Design reuleaux, start of the top module:
module reuleaux(input logic clk, input logic rst_n, input logic [2:0] colour,
                input logic [7:0] centre_x, input logic [6:0] centre_y, input logic [7:0] diameter,
                input logic start, output logic done,
                output logic [7:0] vga_x, output logic [6:0] vga_y,
                output logic [2:0] vga_colour, output logic vga_plot);
     logic [7:0] offset_y;
     logic load_offset_y;
     logic reset_offset_y;
     logic [7:0] offset_x;
     logic load_offset_x;
     logic reset_offset_x;
     logic signed [9:0] crit;
     logic load_crit_a;
     logic load_crit_b;
     logic reset_crit;
     logic [7:0] c_x3;                                       
     assign c_x3 = centre_x;
     logic [6:0] c_y3;                                       
     logic [50:0] c_y3_temp;
     assign c_y3_temp = (centre_y - ((diameter * 30'b100010011010011010101001111101) / 30'b111011100110101100101000000000));
    logic [50:0] c_y3_temp_2;
    assign c_y3_temp_2 = c_y3_temp[50] ? -c_y3_temp : c_y3_temp;
     assign c_y3 = c_y3_temp_2[6:0];
     logic [7:0] c_x1;                                       
     assign c_x1 = (centre_x + diameter/8'b00000010);
     logic [6:0] c_y1;                                       
     logic [50:0] c_y1_temp; 
  ...
Size in the first run: ~6700 cells after synthesis, about 49 I/O pins.
make LEC_CHECK=0 ABC_AREA=1 CAP_MARGIN=0 CORE_ASPECT_RATIO=0.5 CORE_MARGIN=2 CORE_UTILIZATION=71 CTS_CLUSTER_DIAMETER=216 CTS_CLUSTER_SIZE=43 HOLD_SLACK_MARGIN=-0.09 MAX_ROUTING_LAYER=met4 SLEW_MARGIN=20 finish   # period 21.7 ns
run.sh (not shown) runs the stock make flow with config.mk's settings and CLKGATE_MAP_FILE=.
The baseline aborted during global routing (5_1_grt) on GRT-0116.
Next try:
==> flow/config.mk (replaced) <==
export PLATFORM = sky130hd
export DESIGN_NAME = reuleaux
export DESIGN_NICKNAME = reuleaux
export VERILOG_FILES = /design/flow/design.v
export SDC_FILE = /design/flow/constraint.sdc
export NUM_CORES = 4
export LEC_CHECK = 0
export CAP_MARGIN = 20
export CORE_MARGIN = 2
export CORE_UTILIZATION = 71
export CTS_CLUSTER_SIZE = 37
export SETUP_SLACK_MARGIN = -2.0
export SLEW_MARGIN = 20
==> flow/constraint.sdc (replaced) <==
create_clock -name core_clock -period 32.7 [get_ports {clk}]
set_input_delay 6.5400 -clock core_clock [delete_from_list [all_inputs] [get_ports {clk}]]
set_output_delay 6.5400 -clock core_clock [all_outputs]
set_load 0.01 [all_outputs]
With this change the flow completed, yet does not pass: setup timing.
Die area drops by about 8%.
Synthesized cell count goes down by 26%.
Area after synthesis goes down by 8.3%.
Next try:
--- a/flow/config.mk
+++ b/flow/config.mk
@@ -6,8 +6,9 @@
 export NUM_CORES = 4
 export LEC_CHECK = 0
+export ABC_AREA = 0
 export CAP_MARGIN = 20
 export CORE_MARGIN = 2
-export CORE_UTILIZATION = 71
-export CTS_CLUSTER_SIZE = 37
+export CORE_UTILIZATION = 66
+export MAX_ROUTING_LAYER = met4
 export SETUP_SLACK_MARGIN = -2.0
 export SLEW_MARGIN = 20
==> flow/constraint.sdc (replaced) <==
create_clock -name core_clock -period 25.4 [get_ports {clk}]
set_input_delay 5.0800 -clock core_clock [delete_from_list [all_inputs] [get_ports {clk}]]
set_output_delay 5.0800 -clock core_clock [all_outputs]
set_load 0.01 [all_outputs]
After rerunning:
- The new run died in global routing (5_1_grt)
- die size rose by 7.4%
- synthesized cell count does not change
- synthesized area stays the same
Next try:
==> flow/config.mk (replaced) <==
export PLATFORM = sky130hd
export DESIGN_NAME = reuleaux
export DESIGN_NICKNAME = reuleaux
export VERILOG_FILES = /design/flow/design.v
export SDC_FILE = /design/flow/constraint.sdc
export NUM_CORES = 4
export LEC_CHECK = 0
export ABC_AREA = 1
export CAP_MARGIN = 20
export CORE_MARGIN = 2
export CORE_UTILIZATION = 72
export PLACE_DENSITY = 0.4
export SLEW_MARGIN = 20
==> flow/constraint.sdc (replaced) <==
create_clock -name core_clock -period 15.3 [get_ports {clk}]
set_input_delay 3.0600 -clock core_clock [delete_from_list [all_inputs] [get_ports {clk}]]
set_output_delay 3.0600 -clock core_clock [all_outputs]
set_load 0.01 [all_outputs]
Outcome: The changed run failed in clock tree synthesis (4_1_cts) on DPL-0038; area after synthesis increases by 9.0%; die area is about the same; synthesized cell count is higher by 35%.
Next try:
--- a/flow/config.mk
+++ b/flow/config.mk
@@ -11,3 +11,5 @@
 export CORE_UTILIZATION = 72
 export PLACE_DENSITY = 0.4
+export SETUP_SLACK_MARGIN = 4.52
 export SLEW_MARGIN = 20
+export TNS_END_PERCENT = 5
The new run failed in clock tree synthesis (4_1_cts) with DPL-0033; area after synthesis is unchanged; die size does not change; synthesized cell count does not change.
